==> wip/lagoon <==
==> flow/design.v <==
module top_level(f1,f2,p,in_1,in_2,out,clk,clk2);
input [7:0]in_1, in_2;
input clk;
input clk2;
input [15:0]p;   
input [15:0]f1,f2;  
output [15:0]out;
wire [15:0]a,b;
wire [15:0]r1,r2,r3,r4,r5;
convert inst_1(.float(a), .int8(in_1), .clk(clk));  
convert inst_2(.float(b), .int8(in_2), .clk(clk));
mult inst_3(.B(f1), .C(r1), .A(a), .clk(clk));   
mult inst_4(.B(f2), .C(r2), .A(b), .clk(clk));
main_adder inst_5 (.AA(r1), .BB(r2),.clk(clk), .R_add(r3)); 
mux inst_6(.in1(r4), .in2(p), .sel(clk2), .out(r5));  
main_adder inst_7 (.AA(r3), .BB(r5),.clk(clk), .R_add(r4));  
assign out=r4;
endmodule
module convert( float, int8,clk);
input clk;
output [15:0] float;
input [7:0] int8;
reg [4:0] exp;
reg [9:0] mantissa;
integer i;
always @(negedge clk)
begin
if(int8 != 8'b0) 
begin
for(i = 0; i < 8; i = i + 1)
    if(int8[i]) 
      exp = i;
      if(exp < 10)
      mantissa = int8 << (10 - exp);
      else
      mantissa = int8;
      exp = exp + 15;
 end
else begin
 mantissa=0;
exp=0;
    end
end
assign float = {1'b0, exp, mantissa};
endmodule
module mult(B,C, A, clk);
input  [15:0]A;
input clk;
input [15:0]B;
output reg    [15:0]C;
wire          [5:0]e;   
wire           [21:0]m;  
wire            [10:0]A_m;     
wire            [10:0]B_m;     
reg           [4:0]C_e;  
wire            C_sign;  
reg           [9:0]C_m;  
assign C_sign=(A[15]^B[15]); 
assign e[5:0]=(A[14:10]+B[14:10]-4'b1111); 
assign A_m[10:0]={1'b1, A[9:0]};
assign B_m[10:0]={1'b1, B[9:0]};
assign m[21:0]=(A_m[10:0])*(B_m[10:0]);   
always@(posedge clk)
begin
if (A==0)   
  begin
  C<=16'b0;
  end
else begin
    if (m[21]==1'b1) 
    begin
    C_m=m[20:11];
    C_e=e[4:0]+m[21];
    C<={C_sign,C_e[4:0],C_m[9:0]};
    end 
    else begin
    C_m=m[19:10];
    C_e=e[4:0]+m[21];
    C<={C_sign,C_e[4:0],C_m[9:0]};
    end
end
end
endmodule
module main_adder (AA, BB,clk, R_add);
input [15:0] AA, BB; 
input clk;             
output  [15:0] R_add;                
wire [14:0]temp_Sum_M_C; 
wire [13:0]temp_Sub_M_C, temp_lza_count_reg;
wire [15:0]temp_L, temp_S;
compare_adder inst_1  (.C_L(temp_L), .C_S(temp_S), .A(AA), .B(BB),.clk(clk));  
shift_adder inst_2    ( temp_sign, temp_Sum_M_C, temp_Sub_M_C, temp_lza_count_reg, temp_L, temp_S,clk);
adder inst_3          (R_add, temp_L, temp_S, temp_sign, temp_Sum_M_C, temp_Sub_M_C, temp_lza_count_reg,clk );
endmodule
module compare_adder (C_L, C_S, A, B,clk);
input [15:0] A, B;
input clk;
output reg[15:0] C_L, C_S;
always@ (posedge clk)
if (A[14:0]>=B[14:0])
 begin
C_L<=A[15:0]; C_S<=B[15:0];
 end
 else begin
C_L<=B[15:0]; C_S<=A[15:0];
 end
endmodule
module shift_adder ( sign, Sum_M_C, Sub_M_C, lza_count_reg,L, S,clk);
input [15:0] L, S;  
input clk;             
output reg sign;                       
reg [13:0] M_C_L, M_C_S;        
reg [13:0]M_C_Lnew, M_C_Snew;   
output  reg[14:0] Sum_M_C;             
output  reg[13:0] Sub_M_C;            
reg [13:0] Sub_M_CS;                     
output reg [13:0] lza_count_reg;                
reg [4:0] count; 
always@ (*)
begin
M_C_L[13:0]={1'b1, L[9:0], 3'b000};                      
M_C_S[13:0]={1'b1, S[9:0], 3'b000};
sign=L[15];                                              
M_C_Snew[13:0]=M_C_S[13:0]>>(L[14:10]-S[14:10]);         
M_C_Lnew[13:0]=M_C_L[13:0];                              
Sum_M_C[14:0]=M_C_Lnew[13:0]+ M_C_Snew[13:0];            
Sub_M_C[13:0]=M_C_Lnew[13:0]- M_C_Snew[13:0];            
begin 
lza_count_reg=14;                                            
for( count=0; count<14; count=count+1 ) 
if( Sub_M_C[ count ] ) 
lza_count_reg=13-count; 
end 
end
endmodule
module adder(R_add, L, S, sign, Sum_M_C, Sub_M_C,lza_count_reg,clk );
input clk;
input [15:0] L, S;               
input sign;                       
input [14:0] Sum_M_C;             
input [13:0] Sub_M_C;            
reg [13:0] Sub_M_CS;                     
input [13:0] lza_count_reg;                
output reg [15:0] R_add;                
always @(posedge clk)
begin
if (L==0 &  S==0)
  begin
  R_add<=16'b0;
  end
  else begin
if (L[15]^S[15]==0)            
 begin
R_add[15]<=sign;                      
R_add[14:10]<=L[14:10]+Sum_M_C[14];   
 if (Sum_M_C[14]==1)
 begin
 R_add[9:0]<=Sum_M_C[13:4];
 end 
 else begin
 R_add[9:0]<=Sum_M_C[12:3];             
 end
 end 
 else begin                         
R_add[15]<=sign;
R_add[14:10]<=L[14:10]-lza_count_reg;
Sub_M_CS[13:0]=(Sub_M_C[13:0]<<lza_count_reg);
R_add[9:0]<=Sub_M_CS[12:3];          
end
end
end
endmodule
module mux(in1, in2, sel, out);  
input [15:0]in1,in2;
input sel;
output reg [15:0]out;
 always @ (*)  
 begin : MUX        
   if (sel == 1'b0) begin
      out = in1;
   end else begin
       out = in2 ;
   end
end
endmodule  
==> flow/run.sh <==
#!/bin/bash
# the make line also repeats each setting of config.mk as NAME=value (left out here)
make -C /OpenROAD-flow-scripts/flow DESIGN_CONFIG=/design/flow/config.mk WORK_HOME=/design/flow/orfs CLKGATE_MAP_FILE= finish
==> flow/config.mk <==
export PLATFORM = sky130hd
export DESIGN_NAME = top_level
export DESIGN_NICKNAME = top_level
export VERILOG_FILES = /design/flow/design.v
export SDC_FILE = /design/flow/constraint.sdc
export NUM_CORES = 4
export LEC_CHECK = 0
export ABC_AREA = 1
export CAP_MARGIN = 20
export CORE_ASPECT_RATIO = 1.81
export CORE_MARGIN = 2
export CORE_UTILIZATION = 70
export CTS_CLUSTER_DIAMETER = 96
export MAX_ROUTING_LAYER = met5
export MIN_ROUTING_LAYER = met1
export PLACE_DENSITY = 0.65
export SLEW_MARGIN = 20
==> flow/constraint.sdc <==
create_clock -name core_clock -period 11.1 [get_ports {clk}]
set_input_delay 2.2200 -clock core_clock [delete_from_list [all_inputs] [get_ports {clk}]]
set_output_delay 2.2200 -clock core_clock [all_outputs]
set_load 0.01 [all_outputs]
==> inputs of wip/delta, as changes to wip/lagoon <==
Settings changed: ABC_AREA 1 to unset, CORE_ASPECT_RATIO 1.81 to unset, CORE_UTILIZATION 70 to 59, CTS_CLUSTER_DIAMETER 96 to 358, CTS_CLUSTER_SIZE set to 99, MAX_ROUTING_LAYER met5 to unset, MIN_ROUTING_LAYER met1 to unset, PLACE_DENSITY 0.65 to unset, PLACE_DENSITY_LB_ADDON set to 0.17.
==> flow/constraint.sdc (replaced) <==
create_clock -name core_clock -period 13.5 [get_ports {clk}]
set_input_delay 2.7000 -clock core_clock [delete_from_list [all_inputs] [get_ports {clk}]]
set_output_delay 2.7000 -clock core_clock [all_outputs]
set_load 0.01 [all_outputs]
==> comparison table <==
metric	wip/delta	wip/lagoon
Result of the run	timing/DRC/antenna clean	failed layout checks
Layout check failures	-	setup timing
Pre-CTS setup slack	-0.117 ns	-0.916 ns
Post-Synthesis Cell Area	0.0206 sq mm	0.0197 sq mm
Clock buf count	20	17
Nets	3059	3435
Floorplan Core Area	0.0345 sq mm	0.0277 sq mm
Final setup skew	0.0470 ns	0.0441 ns
Worst r2r path cells	29	27
WL final	54700 um	72400 um
End of the worst register-to-register path	inst_3.C[14]$_SDFF_PN0_	inst_4.C[14]$_SDFF_PN0_
Post-synthesis share of cell area spent on and-or and or-and gates	0.178	0.111
Starting density of the core	0.599	0.711
Global-route met3 utilization	0.0408	0.104
